## run 1
## HW3_FPMUL_754SP
module HW3_FPMUL_754SP(Clk, Rst, St, FPmplier, FPmcand, Done, Ovf, Unf, FPproduct);
Size in the first run: roughly 3000 cells after synthesis, ~71 flip-flops, ~100 I/O pins, about 0.023 mm^2 of cells after synthesis.
clock: 8.4 ns
lec_check: 0
abc_area: 1
cap_margin: 20
core_margin: 2
core_utilization: 72
cts_cluster_diameter: 235
cts_cluster_size: 85
place_density_lb_addon: 0.2
slew_margin: 20
run.sh (not shown) runs the stock make flow with config.mk's settings and CLKGATE_MAP_FILE=.
Inputs modified between run 1 and run 2:
Settings: CTS_CLUSTER_SIZE no longer set, was 85; ABC_AREA no longer set, was 1; SETUP_SLACK_MARGIN now -0.09, previously not set; CTS_CLUSTER_DIAMETER no longer set, was 235.
Notes after the runs:
Against run 1, run 2 comes in 3 lower on depth of the critical timing path with buffers and inverters included.
Fmax: run 2 below run 1
The flow completed for run 2, but it is not clean: the layout still shows max-capacitance violations, max-slew violations, negative setup slack.
Compared to run 1, run 2 has met2 usage 8.7 points higher.
Overall track demand over capacity in global routing (higher): run 2
Inputs modified between run 2 and run 3:
Settings: the clock period (ns, I/O delays scaled along): 8.4 -> 8.46.
Notes after the runs:
| run 3 | all stages done | FAIL | negative setup slack |. Run 2 → run 3: die size was more or less identical, number of standard cells in the final layout excluding fillers moved down, count of inserted antenna diode cells dropped 3. Run 3 -> run 2: via count of the routed design flat. Comparing area share of buffers outside the clock network for run 3 and run 2, the smaller number came from run 3. Run 3 vs run 2, critical path capture point: E_biased[7]$_SDFFCE_PP0P_ vs F[22]$_DFFE_PP_. Final-layout fill cell count of run 3 exceeds that of run 2 by a few percent. Post-route standard cell area excluding fillers went down slightly going from run 2 to run 3.
Inputs modified between run 3 and run 4:
Settings: PLACE_DENSITY_LB_ADDON: 0.2 -> unset; SETUP_SLACK_MARGIN: -0.09 -> unset; CORE_UTILIZATION: 72 -> 59; ABC_AREA: unset -> 1; the clock period (ns, I/O delays scaled along): 8.46 -> 9.23.
- Of the two values seen for endpoint of the worst setup timing path, F[22]$_DFFE_PP_ was produced by run 4 and E_biased[7]$_SDFFCE_PP0P_ by run 3.
- [compare] base=run 3 new=run 4: total length of routed met3 wires went down 62%, post-layout instance area moved down, area reported by Yosys stat climbed about 8%.
- Run 4 finished end to end and its layout was clean on timing, DRC and antenna.
- Run comparison: run 4 highest metal layer with signal wires met4; run 3 highest metal layer with signal wires met5
--- input diff run 4..run 5 ---
Settings: clearing ABC_AREA, which used to be 1; swapping 59 for 40 in CORE_UTILIZATION; swapping 9.23 for 8.6 in the clock period (ns, I/O delays scaled along).
--- outcome ---
- Run 5 completed; timing, DRC and antenna clean
- Between run 4 and run 5, share of the final layout cell area in multi-input gates is higher for run 4, run 5 comes in under that.
- Combined global-route utilization of all metal layers: lower on run 5
- Summary of run 5 over run 4: buffers inserted during post-CTS setup optimization +4, worst setup slack -0.27 ns.
- Between run 4 and run 5, via count of the routed design decreased.
- Looking at worst clock skew across run 4 and run 5, the one that comes out lower is run 5.
- Run 5 vs. run 4: final design utilization now smaller, design area now larger, number of DRC violations after detailed-routing iteration 0 now smaller.
Inputs modified between run 5 and run 6:
Settings: CTS_CLUSTER_SIZE now 47, previously not set; CORE_ASPECT_RATIO now 0.94, previously not set; PLACE_DENSITY_LB_ADDON now 0.0, previously not set; CTS_CLUSTER_DIAMETER now 292, previously not set; SETUP_SLACK_MARGIN now -0.26, previously not set.
Results
- Run 6 completed end to end; final checks failed (negative setup slack).
- Comparing run 6 with run 5, the total clock sinks came out essentially unchanged.
- Run 6 vs. run 5: final area went down by 1.7%.
- Going from run 5 to run 6, arrival time at the worst endpoint grows by 0.23 ns.
- Re initial antenna violation count: run 5 and run 6 aren't equal, and the lower value belongs to run 5.

---

Starting RTL as in the previous note.
export LEC_CHECK = 0
export CAP_MARGIN = 20
export CORE_MARGIN = 2
export CORE_UTILIZATION = 72
export CTS_CLUSTER_SIZE = 41
export PLACE_DENSITY = 0.71
export SETUP_SLACK_MARGIN = -0.74
export SLEW_MARGIN = 20
export TNS_END_PERCENT = 5
create_clock -name core_clock -period 8.5 [get_ports {Clk}]
The starting point completed, yet does not pass: setup timing.
Then changed:
--- a/flow/config.mk
+++ b/flow/config.mk
@@ -10,4 +10,2 @@
-export CORE_UTILIZATION = 72
-export CTS_CLUSTER_SIZE = 41
-export PLACE_DENSITY = 0.71
-export SETUP_SLACK_MARGIN = -0.74
+export CORE_UTILIZATION = 65
+export CTS_CLUSTER_SIZE = 37
@@ -15 +12,0 @@
-export TNS_END_PERCENT = 5
==> flow/constraint.sdc (replaced) <==
create_clock -name core_clock -period 7.7 [get_ports {Clk}]
set_input_delay 1.5400 -clock core_clock [delete_from_list [all_inputs] [get_ports {Clk}]]
set_output_delay 1.5400 -clock core_clock [all_outputs]
set_load 0.01 [all_outputs]
The changed run ran to the end with violations: setup timing.
Synthesized area stays the same.
Global-route usage went up by 1.3 points.
Worst setup slack loses 0.39 ns.
Hold slack barely changes.
Sequential share of layout area came out lower by 1.1 points.
Wire length climbs by 39%.
Clock skew rises by 0.0054 ns.
Then changed:
--- a/flow/config.mk
+++ b/flow/config.mk
@@ -10,2 +10,3 @@
-export CORE_UTILIZATION = 65
-export CTS_CLUSTER_SIZE = 37
+export CORE_UTILIZATION = 72
+export CTS_CLUSTER_SIZE = 10
+export PLACE_DENSITY = 0.42
@@ -12,0 +14 @@
+export TNS_END_PERCENT = 10
==> flow/constraint.sdc (replaced) <==
create_clock -name core_clock -period 7.45 [get_ports {Clk}]
set_input_delay 1.4900 -clock core_clock [delete_from_list [all_inputs] [get_ports {Clk}]]
set_output_delay 1.4900 -clock core_clock [all_outputs]
set_load 0.01 [all_outputs]
With this change the flow died in global routing (5_1_grt) on GRT-0116.
Die area goes down by about 10%.
Synthesized area is unchanged.
Synthesized cell count stays the same.
Then changed:
--- a/flow/config.mk
+++ b/flow/config.mk
@@ -10,3 +10,2 @@
-export CORE_UTILIZATION = 72
-export CTS_CLUSTER_SIZE = 10
-export PLACE_DENSITY = 0.42
+export CORE_UTILIZATION = 57
+export SETUP_SLACK_MARGIN = 1.97
@@ -14 +12,0 @@
-export TNS_END_PERCENT = 10
==> flow/constraint.sdc (replaced) <==
create_clock -name core_clock -period 7.48 [get_ports {Clk}]
set_input_delay 1.4960 -clock core_clock [delete_from_list [all_inputs] [get_ports {Clk}]]
set_output_delay 1.4960 -clock core_clock [all_outputs]
set_load 0.01 [all_outputs]
After rerunning:
- With this change the flow finished but failed the layout checks on setup timing
- area after synthesis stays the same
- die size goes up by 26%
- synthesized cell count does not change

---

Setup of run A:
The RTL this note starts from:
==> flow/design.v <==
module HW3_FPMUL_754SP(Clk, Rst, St, FPmplier, FPmcand, Done, Ovf, Unf, FPproduct);
	input Clk, Rst, St;
	input [31:0] FPmplier, FPmcand;
	output reg [31:0] FPproduct;
	output reg Ovf, Unf, Done;
	wire [47:0] mult_out;
	wire [8:0] expo_out;		 
	reg [22:0] F;
	reg [8:0] E, E_biased;
	reg S;
	reg [1:0] state;
	assign mult_out = ({1'b1, FPmplier[22:0]}) * ({1'b1, FPmcand[22:0]});
	assign expo_out = (FPmplier[30:23] - 8'd127) + (FPmcand[30:23] - 8'd127);
	always @ (posedge Clk)	begin
		Done <= 1'b0;
		Ovf <= 1'b0;
		Unf <= 1'b0;
		if(Rst == 1'b1) begin
			state <= 2'b00;
		end
		else
		case(state)
			0: begin
				if(St == 1'b0)
					state <= 2'b00;
				else
					state <= 2'b01;
			end
			1: begin
				state <= 2'b10;
				S <= FPmplier[31] ^ FPmcand[31];
				if(FPmplier == 32'b0 || FPmcand == 32'b0) begin
					E <= 9'b0;
					E_biased <= 9'b0;
					F <= mult_out[45:23];
				end
				else if(mult_out[47] == 1'b1) begin
					E <= expo_out + 9'b1;
					E_biased <= expo_out + 9'd128;
					F <= mult_out[46:24];
				end
				else begin
					E <= expo_out;
					E_biased <= expo_out + 9'd127;
					F <= mult_out[45:23];
				end
			end
			2: begin
				state <= 2'b0;
				Done <= 1'b1;
				if(E_biased > 8'b11111110)
					Ovf <= 1'b1;
				if(E_biased < 8'b00000001)
					Unf <= 1'b1;
				FPproduct <= {S, E_biased[7:0], F};
			end
			default: begin
				if(St == 1'b0)
					state <= 2'b00;
				else
					state <= 2'b01;
			end
		endcase
	end
endmodule
clock: 12.4 ns
lec_check: 0
abc_area: 0
cap_margin: 0
cell_pad_in_sites_detail_placement: 0
core_aspect_ratio: 1.49
core_margin: 7
core_utilization: 69
cts_cluster_diameter: 201
cts_cluster_size: 98
hold_slack_margin: 0.3
max_routing_layer: met5
place_density_lb_addon: 0.07
setup_slack_margin: 0.21
slew_margin: 15
tns_end_percent: 20
Run A finished end to end and its layout was clean on timing, DRC and antenna.
Edits applied to the flow inputs when going from run A to run B:
# run A
export LEC_CHECK = 0
export ABC_AREA = 0
export CAP_MARGIN = 0
export CELL_PAD_IN_SITES_DETAIL_PLACEMENT = 0
export CORE_ASPECT_RATIO = 1.49
export CORE_MARGIN = 7
export CORE_UTILIZATION = 69
export CTS_CLUSTER_DIAMETER = 201
export CTS_CLUSTER_SIZE = 98
export HOLD_SLACK_MARGIN = 0.3
export MAX_ROUTING_LAYER = met5
export PLACE_DENSITY_LB_ADDON = 0.07
export SETUP_SLACK_MARGIN = 0.21
export SLEW_MARGIN = 15
export TNS_END_PERCENT = 20
create_clock -name core_clock -period 12.4 [get_ports {Clk}]
# run B
export LEC_CHECK = 0
export ABC_AREA = 0
export CAP_MARGIN = 0
export CELL_PAD_IN_SITES_DETAIL_PLACEMENT = 0
export CORE_MARGIN = 2
export CORE_UTILIZATION = 70
export CTS_CLUSTER_DIAMETER = 321
export CTS_CLUSTER_SIZE = 58
export HOLD_SLACK_MARGIN = -0.09
export MAX_ROUTING_LAYER = met5
export SETUP_SLACK_MARGIN = 1.46
export SLEW_MARGIN = 15
export TNS_END_PERCENT = 5
create_clock -name core_clock -period 5.62 [get_ports {Clk}]
Of run A and run B, just one finished clean: run A. Placeable core area was higher in run A than in run B. Number of buffers added on ports came out exactly the same in run B and run A. Run B vs. run A: floorplan-stage core utilization up 1.2 points; die extent in x up 13%; die size down 4300 um^2. Xor and xnor area share after synthesis: run B vs run A identical. | post-CTS repair timing setup buffer count | run B vs run A | 98 higher |. Of run B and run A, it is run B that has the higher cell area reported after detailed placement. Compared with run A, run B shows last weighted congestion value of the routability-driven placer lower by 0.022.
Here is what was changed in the inputs of run C compared with run B.
# run B
export LEC_CHECK = 0
export ABC_AREA = 0
export CAP_MARGIN = 0
export CELL_PAD_IN_SITES_DETAIL_PLACEMENT = 0
export CORE_MARGIN = 2
export CORE_UTILIZATION = 70
export CTS_CLUSTER_DIAMETER = 321
export CTS_CLUSTER_SIZE = 58
export HOLD_SLACK_MARGIN = -0.09
export MAX_ROUTING_LAYER = met5
export SETUP_SLACK_MARGIN = 1.46
export SLEW_MARGIN = 15
export TNS_END_PERCENT = 5
create_clock -name core_clock -period 5.62 [get_ports {Clk}]
# run C
export LEC_CHECK = 0
export CAP_MARGIN = 20
export CORE_MARGIN = 2
export CORE_UTILIZATION = 69
export SLEW_MARGIN = 20
create_clock -name core_clock -period 8.51 [get_ports {Clk}]
--- outcome ---
- Diff run C..run B | synthesized cell count | unchanged
- Run C -> run B: share of the synthesized netlist area taken by xor and xnor gates delta 0, exact match
- Among run C and run B, the run that stopped before the end is run B, and it is the only one.
- Status run C: flow complete, layout not clean - setup timing
- Run B never completed; the flow aborted with a tool error in global routing (5_1_grt).
- The pre-CTS setup slack of run C is higher than that of run B.
- Run C -> run B: count of input and output buffers delta 0, exact match
- Changes observed in run C relative to run B: final weighted congestion of routability-driven global placement now larger, total placed instance area now smaller, synthesized area comparable, number of gates given a new drive strength after cts now smaller.
- Run C: floorplan die width higher than run B
### run C -> run D
# run C
export LEC_CHECK = 0
export CAP_MARGIN = 20
export CORE_MARGIN = 2
export CORE_UTILIZATION = 69
export SLEW_MARGIN = 20
create_clock -name core_clock -period 8.51 [get_ports {Clk}]
# run D
export LEC_CHECK = 0
export CAP_MARGIN = 20
export CORE_ASPECT_RATIO = 1.97
export CORE_MARGIN = 2
export CORE_UTILIZATION = 40
export CTS_CLUSTER_DIAMETER = 292
export CTS_CLUSTER_SIZE = 47
export SLEW_MARGIN = 20
create_clock -name core_clock -period 8.6 [get_ports {Clk}]
--- outcome ---
| combinational gate area | lower: run D |. Run D ended with every stage complete and zero timing, DRC or antenna violations. Diff run C -> run D | number of logic stages on the critical path including buffering | increase of about 12%. Comparing run D and run C, the higher number of buffers other than clock buffers in the final layout is on run C.
